== the previous run ==
## IOTDF
module IOTDF( clk, rst, in_en, iot_in, fn_sel, busy, valid, iot_out);
input          clk;
input          rst;
input          in_en;
input  [7:0]   iot_in;
input  [2:0]   fn_sel;
output         busy;
output         valid;
output [127:0] iot_out;
localparam DES_ENCRYPT = 3'b001;
localparam DES_DECRYPT = 3'b010;
localparam CRC_GEN     = 3'b011;
localparam SORT        = 3'b100;
localparam IDLE    = 2'd0;
localparam LOAD    = 2'd1;
(* fsm_encoding = "auto" *) reg [1:0]   current_state, next_state;
reg [3:0]   load_cnt, load_cnt_next;
reg         load_sel, load_sel_next;
reg [127:0] data_buf0, data_buf0_next;
reg [127:0] data_buf1, data_buf1_next;
reg [1:0]   buffer_full, buffer_full_next;
reg         compute_sel, compute_sel_next;
reg         compute_active, compute_active_next;
reg         busy_reg, busy_reg_next;
reg [127:0] result_reg, result_reg_next;
reg         valid_reg, valid_reg_next;
reg         des_start_reg, des_start_reg_next;
reg         crc_sort_start_reg, crc_sort_start_reg_next;
reg         des_en_reg, des_en_reg_next;
reg         crc_sort_en_reg, crc_sort_en_reg_next;
(* synopsys_clock_gating = "true" *) wire enable;
function automatic [127:0] write_byte;
    input [127:0] word_in;
    input [3:0]  byte_idx;
    input [7:0]  byte_value;
    begin
        write_byte = word_in;
        case (byte_idx)
            4'd0:  write_byte[7:0]       = byte_value;
            4'd1:  write_byte[15:8]      = byte_value;
            4'd2:  write_byte[23:16]     = byte_value;
            4'd3:  write_byte[31:24]     = byte_value;
            4'd4:  write_byte[39:32]     = byte_value;
            4'd5:  write_byte[47:40]     = byte_value;
            4'd6:  write_byte[55:48]     = byte_value;
            4'd7:  write_byte[63:56]     = byte_value;
            4'd8:  write_byte[71:64]     = byte_value;
            4'd9:  write_byte[79:72]     = byte_value;
            4'd10: write_byte[87:80]     = byte_value;
            4'd11: write_byte[95:88]     = byte_value;
            4'd12: write_byte[103:96]    = byte_value;
  ...
clock: 4.87 ns
lec_check: 0
cap_margin: 35
core_margin: 2
core_utilization: 34
gpl_routability_driven: 0
place_density_lb_addon: 0.18
slew_margin: 20
run.sh (not shown) runs the stock make flow with config.mk's settings and CLKGATE_MAP_FILE=.
The previous run did not stop at any stage, and its layout met the timing, design-rule and antenna checks.
Input-level comparison between the current run and the previous run:
--- a/flow/config.mk
+++ b/flow/config.mk
@@ -6,8 +6,6 @@
 export NUM_CORES = 4
 export LEC_CHECK = 0
-export CAP_MARGIN = 35
+export CAP_MARGIN = 20
 export CORE_MARGIN = 2
-export CORE_UTILIZATION = 34
-export GPL_ROUTABILITY_DRIVEN = 0
-export PLACE_DENSITY_LB_ADDON = 0.18
+export CORE_UTILIZATION = 65
 export SLEW_MARGIN = 20
==> flow/constraint.sdc <==
create_clock -name core_clock -period 3.93 [get_ports {clk}]
set_input_delay 0.7860 -clock core_clock [delete_from_list [all_inputs] [get_ports {clk}]]
set_output_delay 0.7860 -clock core_clock [all_outputs]
set_load 0.01 [all_outputs]
Findings:
Both conditions hold for the previous run: the flow ran to the end and the final layout passed the timing, design-rule and antenna checks.
Both conditions hold for the current run: the flow ran to the end and the final layout passed the timing, design-rule and antenna checks.
Summary of the current run over the previous run: final-layout worst hold slack held; fraction of the core area occupied by cells at floorplan +31 points.
The current run reports a lower critical path depth than the previous run does.
Looking only at mean routed wirelength per cell, and setting everything else aside, the higher value of the current run and the previous run goes to the current run.
The lower worst relative slew slack of the current run and the previous run is in the current run.
Looking at capturing element of the worst setup path, the des_inst.r_reg[24]$_DFFE_PP0P_ result is from the previous run; the crc_sort_inst.sort_inst.sort_array[12][0]$_DFFE_PP0P_ one comes from the current run.
The final reports for the current run and the previous run show clock-buffer cell count lower in the former.

* * *

Starting RTL as in the previous note.
==> flow/config.mk <==
export PLATFORM = sky130hd
export DESIGN_NAME = IOTDF
export DESIGN_NICKNAME = IOTDF
export VERILOG_FILES = /design/flow/design.v
export SDC_FILE = /design/flow/constraint.sdc
export NUM_CORES = 4
export LEC_CHECK = 0
export ABC_AREA = 0
export CAP_MARGIN = 25
export CELL_PAD_IN_SITES_DETAIL_PLACEMENT = 1
export CORE_MARGIN = 6
export CORE_UTILIZATION = 39
export CTS_CLUSTER_DIAMETER = 389
export GPL_ROUTABILITY_DRIVEN = 1
export MAX_ROUTING_LAYER = met5
export MIN_ROUTING_LAYER = met1
export PLACE_DENSITY = 0.36
export SLEW_MARGIN = 20
export TNS_END_PERCENT = 15
==> flow/constraint.sdc <==
create_clock -name core_clock -period 5.51 [get_ports {clk}]
set_input_delay 1.1020 -clock core_clock [delete_from_list [all_inputs] [get_ports {clk}]]
set_output_delay 1.1020 -clock core_clock [all_outputs]
set_load 0.01 [all_outputs]
Rerun with:
Settings changed: ABC_AREA 0 to 1, CAP_MARGIN 25 to 20, CELL_PAD_IN_SITES_DETAIL_PLACEMENT 1 to not set, CORE_MARGIN 6 to 2, CORE_UTILIZATION 39 to 58, CTS_CLUSTER_DIAMETER 389 to not set, PLACE_DENSITY 0.36 to not set, SETUP_SLACK_MARGIN set to 0.08, TNS_END_PERCENT 15 to 20.
Clock period 5.51 ns to 2.08 ns, I/O delays scaled along.
The changed run completed and failed the layout checks on setup timing.
Power increases to 3.9 times its value.
Global-route usage rose by 17 points.
Worst hold slack degrades by 140 ps.
Clock power climbs by 130%.
Design area grows by 19%.
Combinational power went up to 7.0 times its value.
Non-clock buffer count came out higher by 756.
Sequential power climbs to 2.9 times its value.
Rerun with:
Settings changed: CTS_CLUSTER_DIAMETER set to 359.
Clock period 2.08 ns to 2.1 ns, I/O delays scaled along.
The changed run produced a layout that fails on setup timing; register-to-register slack got worse by 20 ps; critical path depth went down by 2; worst setup slack got worse by 24 ps.
Rerun with:
Settings changed: CTS_CLUSTER_DIAMETER 359 to not set, GPL_ROUTABILITY_DRIVEN 1 to 0, PLACE_DENSITY_LB_ADDON set to 0.21.
Clock period 2.1 ns to 3.43 ns, I/O delays scaled along.
Result: The changed run passed the timing, design-rule and antenna checks. Sequential share of layout area went up by 5.3 points. Core utilization goes down by 11 points. Final area is lower by 14%. Worst setup slack improved by 650 ps. Routed wire length falls by 12%. Fmax fell by 22%. Sequential power decreases by 39%. Synthesized cell count is unchanged. Hold slack gains 320 ps. Total power is lower by 48%.
Power and IR drop assume default switching activity.
